Setup of v11:
==> flow/design.v <==
`timescale 1ns / 1ps
module helper_bcd_to_7seg(
    input wire [3:0] bcd_in,
    output reg [6:0] seg_out
);
    always @(*) begin
        case (bcd_in)
            4'd0: seg_out = 7'b1000000;
            4'd1: seg_out = 7'b1111001;
            4'd2: seg_out = 7'b0100100;
            4'd3: seg_out = 7'b0110000;
            4'd4: seg_out = 7'b0011001;
            4'd5: seg_out = 7'b0010010;
            4'd6: seg_out = 7'b0000010;
            4'd7: seg_out = 7'b1111000;
            4'd8: seg_out = 7'b0000000;
            4'd9: seg_out = 7'b0010000;
            4'd10: seg_out = 7'b0111111;  
            default: seg_out = 7'b1111111;  
        endcase
    end
endmodule
`timescale 1ns / 1ps
module seven_seg_display(
    input wire clk,
    input wire reset,  
    input wire [15:0] bcd_digit,   
    output wire [6:0] seg,  
    output wire [3:0] an            
);
    reg [2:0] digit_index;
    reg [3:0] current_bcd;
    reg [19:0] refresh_counter;
    wire [6:0] seg_out;
    helper_bcd_to_7seg d5 (.bcd_in(current_bcd),.seg_out(seg_out));
    always @(posedge clk or posedge reset) begin
        if (reset) begin
            refresh_counter <= 0;
            digit_index <= 0;
        end else begin
            refresh_counter <= refresh_counter + 1;
            if (refresh_counter == 10) begin
                refresh_counter <= 0;
                digit_index <= digit_index + 1;
                if (digit_index == 3'd3)  
                    digit_index <= 0;
            end
        end
    end
    always @(*) begin
        case (digit_index)
            3'd0: current_bcd = bcd_digit[3:0];      
            3'd1: current_bcd = bcd_digit[7:4];      
            3'd2: current_bcd = bcd_digit[11:8];     
            3'd3: current_bcd = bcd_digit[15:12];    
            default: current_bcd = 4'd15;            
        endcase
    end 
    assign seg = seg_out;
reg [3:0] an_reg;
always @(*) begin
    case (digit_index)
        3'd0: an_reg = 4'b1110;  
        3'd1: an_reg = 4'b1101;  
        3'd2: an_reg = 4'b1011;  
        3'd3: an_reg = 4'b0111;  
        default: an_reg = 4'b1111;
    endcase
end
assign an = an_reg;
endmodule
`timescale 1ns / 1ps
module bin_to_bcd #( parameter W = 18)   
  ( input [W-1:0] bin,   
    output reg [W+(W-4)/3:0] bcd);  
  integer i,j;
  always @(bin) begin
    for(i = 0; i <= W+(W-4)/3; i = i+1) bcd[i] = 0;      
    bcd[W-1:0] = bin;                                    
    for(i = 0; i <= W-4; i = i+1)                        
      for(j = 0; j <= i/3; j = j+1)                      
        if (bcd[W-i+4*j -: 4] > 4)                       
          bcd[W-i+4*j -: 4] = bcd[W-i+4*j -: 4] + 4'd3;  
  end
endmodule
`timescale 1ns / 1ps
  module serial_parallel_multiplier(
    input clk, rst,
    input start,
    input [7:0] x, y,
    output reg [15:0] P,
    output reg flag
    );
     reg state;
    reg [7:0] x_reg;
    reg [7:0] y_reg;
    reg s;
    reg [3:0] counter;
    always @(posedge clk , posedge rst) begin
        if (rst) begin
            flag <= 0;
            x_reg <= 0;
            y_reg <= 0;
            P <= 0;
            counter <= 0;
            state <= 0;
        end
        else if (start && state == 0) begin
            state <= 1;
            flag <= 0;
               s <= x[7] ^ y[7];
            y_reg <= y[7] ? (~y + 1) : y;
            x_reg <= x[7] ? (~x + 1) : x;
                P <= 0;
           counter <= 8;
        end
        else if (state) begin
            if (counter > 0) begin
                P <= P + (y_reg[0] ? ({8'b0, x_reg} << (8 - counter)) : 0);
                y_reg <= {y_reg[7], y_reg[7:1]};
                counter <= counter - 1;
            end
            else begin
                P <= s ? (~P + 1) : P;
                flag <= 1;
                state <= 0;
            end
        end
    end
endmodule
`timescale 1ns / 1ps
module top_control_unit(
    input wire clk,
    input wire reset,
    input wire btnL,
    input wire btnR,
    input wire btnC,
    input wire [7:0] multiplicand,
    input wire [7:0] multiplier,
    output wire [6:0] seg,
    output wire [3:0] an,
    output led
);
    wire left_pressed, right_pressed, start_pressed;
    pushbutton_detector pb_left (
        .clk(clk),
        .reset(reset),
        .x(btnL),
        .z(left_pressed)
    );
    pushbutton_detector pb_right (
        .clk(clk),
        .reset(reset),
        .x(btnR),
        .z(right_pressed)
    );
    pushbutton_detector pb_center (
        .clk(clk),
        .reset(reset),
        .x(btnC),
        .z(start_pressed)
    );
    wire [15:0] product;
    wire done;
    serial_parallel_multiplier spm (
        .clk(clk),
        .rst(reset),
        .start(start_pressed),
        .x(multiplicand),
        .y(multiplier),
        .P(product),
        .flag(done)
    );
    assign led = done;
    wire [19:0] bcd_unsigned;
    wire sign_bit = product[15];
    wire [15:0] productabs = sign_bit ? (~product + 1) : product;
    bin_to_bcd #(.W(16)) converter (
        .bin(productabs),
        .bcd(bcd_unsigned)
    );
    reg [1:0] state;
    wire [3:0] d0 = bcd_unsigned[3:0];
    wire [3:0] d1 = bcd_unsigned[7:4];
    wire [3:0] d2 = bcd_unsigned[11:8];
    wire [3:0] d3 = bcd_unsigned[15:12];
    wire [3:0] d4 = bcd_unsigned[19:16];
    wire [3:0] d5 = sign_bit ? 4'd10 : 4'd15;
    reg [15:0] active_digits;   
    wire tick;
    clockDivider #(50) divide (clk,reset,tick);
   always @(posedge clk or posedge reset) begin
    if (reset)
        state <= 0;
    else if (tick) begin
        case (state)
            2'd0: if (right_pressed) state <= 1;
            2'd1: begin
                if (right_pressed) state <= 2;
                else if (left_pressed) state <= 0;
            end
            2'd2: if (left_pressed) state <= 1;
            default: state <= 0;
        endcase
    end
end
    always @(*) begin
        case (state)
            2'd0: active_digits = {d5, d4, d3, d2};  
            2'd1: active_digits = {d5, d3, d2, d1};  
            2'd2: active_digits = {d5, d2, d1, d0};  
            default: active_digits = {d5, d4, d3, d2};
        endcase
    end
    seven_seg_display display_unit (
        .clk(clk),
        .reset(reset),
        .bcd_digit(active_digits),  
        .seg(seg),
        .an(an)
    );
endmodule
module pushbutton_detector(
input clk,reset,x,
output z
    );
wire tick;
clockDivider #(50) divide (clk,reset,tick);
wire out;
debouncer deb(clk,tick,reset,x,out);
wire out2;
synchronizer sync(clk,tick,reset,out,out2);
wire out3;
rising_edge rizz(clk,tick,reset,out2,out3);
assign z = out3;     
endmodule
module rising_edge(
input clk, en, reset, x,
output reg z
    );
    reg x_prev;
    always @(posedge clk or posedge reset) begin
        if (reset) begin
            x_prev <= 0;
            z <= 0;
        end else if (en) begin
            z <= x & ~x_prev;   
            x_prev <= x;
        end
    end
endmodule
module debouncer(input clk, en, rst, in, output out);
reg q1,q2,q3;
always@(posedge clk, posedge rst) begin
if(rst == 1'b1) begin
q1 <= 0;
q2 <= 0;
q3 <= 0;
end
else if (en) begin
q1 <= in;
q2 <= q1;
q3 <= q2;
end
end
assign out = (rst) ? 0 : q1&q2&q3;
endmodule
module synchronizer ( input wire clk, en, rst, sig, output reg sig1 );
 reg meta;
 always @(posedge clk, posedge rst) begin
 if (rst) begin
 meta <= 0;
 sig1 <= 0;
 end
 else if (en) begin
 meta <= sig;
 sig1 <= meta;
 end
 end
endmodule
module clockDivider #(parameter n = 50000000)
(input clk, rst, output tick);
wire [31:0] count;
reg clk_out;
counter_x_bit #(32,n) counterMod
(.clk(clk), .reset(rst),.en(1'b1), .count(count));
assign tick = (count == n-1) && !clk_out;
always @ (posedge clk, posedge rst) begin
if (rst)  
clk_out <= 0;
else if (count == n-1)
clk_out <= ~ clk_out;
end
endmodule
module counter_x_bit #(parameter x = 3, n = 6)
(input clk, reset, en, output reg [x-1:0] count);
always @(posedge clk, posedge reset) begin
if (reset == 1)
    count <= 0; 
else if(!en)
    count <= count; 
else if(count == n-1)
    count <= 0; 
else
    count <= count + 1;
end
endmodule
export LEC_CHECK = 0
export CAP_MARGIN = 20
export CORE_MARGIN = 2
export CORE_UTILIZATION = 66
export SLEW_MARGIN = 20
create_clock -name core_clock -period 24.2 [get_ports {clk}]
run.sh (not shown) runs the stock make flow with config.mk's settings and CLKGATE_MAP_FILE=.
Here is what was changed in the inputs of v22 compared with v11.
- putting ABC_AREA at 1 where nothing was set
- putting CTS_CLUSTER_SIZE at 15 where nothing was set
- putting CTS_CLUSTER_DIAMETER at 236 where nothing was set
- swapping 66 for 72 in CORE_UTILIZATION
- swapping 20 for 40 in CAP_MARGIN
- putting PLACE_DENSITY_LB_ADDON at 0.2 where nothing was set
- putting SETUP_SLACK_MARGIN at -0.97 where nothing was set
- swapping 24.2 for 13.7 in the clock period (ns, I/O delays scaled along)
--- outcome ---
Nothing crashed in v22 and all stages finished; the problem is that the final layout failed, the offending checks being negative setup slack.
From v11 to v22 the numbers moved as follows: non-clock inverter total of the final layout rose by 430%; met2 layer usage reported by global route rose by 4.8 points; count of unique library cells instantiated by Yosys fell by about 47%.
Changes in v56 relative to v22:
- HOLD_SLACK_MARGIN now 0.29, previously not set
- SETUP_SLACK_MARGIN now 0.07, was -0.97
- the clock period (ns, I/O delays scaled along) now 13.4, was 13.7
## What came out
v56: flow completed, timing, DRC and antenna clean
The more densely filled core belongs to v56, not v22.
Changes observed in v56 relative to v22: power picked up an extra about 2.2%, number of setup violations in the final report lost 1, clock power picked up an extra about 2%, cell area after layout picked up an extra 5.1%, average wire length per cell after detail routing picked up an extra 7.3%.
There was hardly any difference in clock-pin transition on the worst setup and hold timing paths between v22 and v56.
Going from v22 to v56, worst setup slack +0.36 ns, buffers inserted during post-CTS setup optimization grew by 22, routed wire length +about 9%.

Starts from the design.v that is shown in full above.
clock: 17.6 ns
lec_check: 0
abc_area: 1
cap_margin: 0
cell_pad_in_sites_detail_placement: 0
core_aspect_ratio: 0.68
core_margin: 5
core_utilization: 39
cts_cluster_size: 24
place_density_lb_addon: 0.27
slew_margin: 10
Rerun with:
- ABC_AREA: 1 -> not set
- CAP_MARGIN: 0 -> 20
- CELL_PAD_IN_SITES_DETAIL_PLACEMENT: 0 -> not set
- CORE_ASPECT_RATIO: 0.68 -> not set
- CORE_MARGIN: 5 -> 2
- CORE_UTILIZATION: 39 -> 72
- CTS_CLUSTER_SIZE: 24 -> not set
- PLACE_DENSITY_LB_ADDON: 0.27 -> not set
- SETUP_SLACK_MARGIN: not set -> -0.97
- SLEW_MARGIN: 10 -> 20
- clock period: 17.6 -> 15.8 ns (I/O delays scaled with it)
With this change the flow reached the layout checks and failed them: negative setup slack.
Routed wire length is higher by 54%.
Non-clock buffer count rises by 404.
Via count rose by 22%.
Critical path depth decreases by 13.
Rerun with:
- CELL_PAD_IN_SITES_DETAIL_PLACEMENT: not set -> 2
- CORE_UTILIZATION: 72 -> 40
- CTS_CLUSTER_SIZE: not set -> 87
- GPL_ROUTABILITY_DRIVEN: not set -> 0
- HOLD_SLACK_MARGIN: not set -> 0.18
- MIN_ROUTING_LAYER: not set -> met2
- PLACE_DENSITY_LB_ADDON: not set -> 0.18
- SETUP_SLACK_MARGIN: -0.97 -> not set
- clock period: 15.8 -> 30.0 ns (I/O delays scaled with it)
Result:
- Now the flow finished clean
- sequential power drops by 47%
- cell count drops by 4.0%
- die area climbs by 78%
- first-iteration DRC count climbs by 58%
- wire length climbs by 7.6%
- clock-buffer cell count climbs by 3
- cell area drops by 12%
- sequential cell count does not change
Rerun with:
- CAP_MARGIN: 20 -> 0
- CORE_ASPECT_RATIO: not set -> 0.68
- CORE_MARGIN: 2 -> 7
- CTS_CLUSTER_SIZE: 87 -> 24
- GPL_ROUTABILITY_DRIVEN: 0 -> not set
- HOLD_SLACK_MARGIN: 0.18 -> 0.21
- MIN_ROUTING_LAYER: met2 -> not set
- PLACE_DENSITY_LB_ADDON: 0.18 -> 0.27
- SLEW_MARGIN: 20 -> 10
- clock period: 30.0 -> 32.2 ns (I/O delays scaled with it)
What happened:
- synthesized area does not change
- design area rises by 0.39%
- utilization grows by 0.11 points
- non-clock buffer count stays the same
- sequential cell count does not change
- global-route usage is lower by 14 points
- worst hold slack gets better by 0.0033 ns
- via count went down by 26%
- die area goes up by 9.4%
- worst setup slack improves by 1.5 ns
Rerun with:
- CAP_MARGIN: 0 -> 20
- CELL_PAD_IN_SITES_DETAIL_PLACEMENT: 2 -> not set
- CORE_ASPECT_RATIO: 0.68 -> not set
- CORE_MARGIN: 7 -> 2
- CORE_UTILIZATION: 40 -> 68
- CTS_CLUSTER_SIZE: 24 -> not set
- HOLD_SLACK_MARGIN: 0.21 -> not set
- PLACE_DENSITY_LB_ADDON: 0.27 -> not set
- SLEW_MARGIN: 10 -> 20
- clock period: 32.2 -> 26.8 ns (I/O delays scaled with it)
First-iteration DRC count increases by 13%.
Sequential power increases by 20%.
Via count decreases by 8.5%.
Routed wire length decreases by 42%.
Rerun with:
- CORE_UTILIZATION: 68 -> 40
- clock period: 26.8 -> 24.2 ns (I/O delays scaled with it)
Effect:
- non-clock buffer count fell by 1
- wire length rose by a few percent
- critical path depth stays the same
- synthesized cell count is unchanged
- sequential power rose by roughly a tenth
- worst setup slack gets worse by 2.3 ns
- die size rose by well over a third
- final area rose slightly
Power and IR drop assume default switching activity.
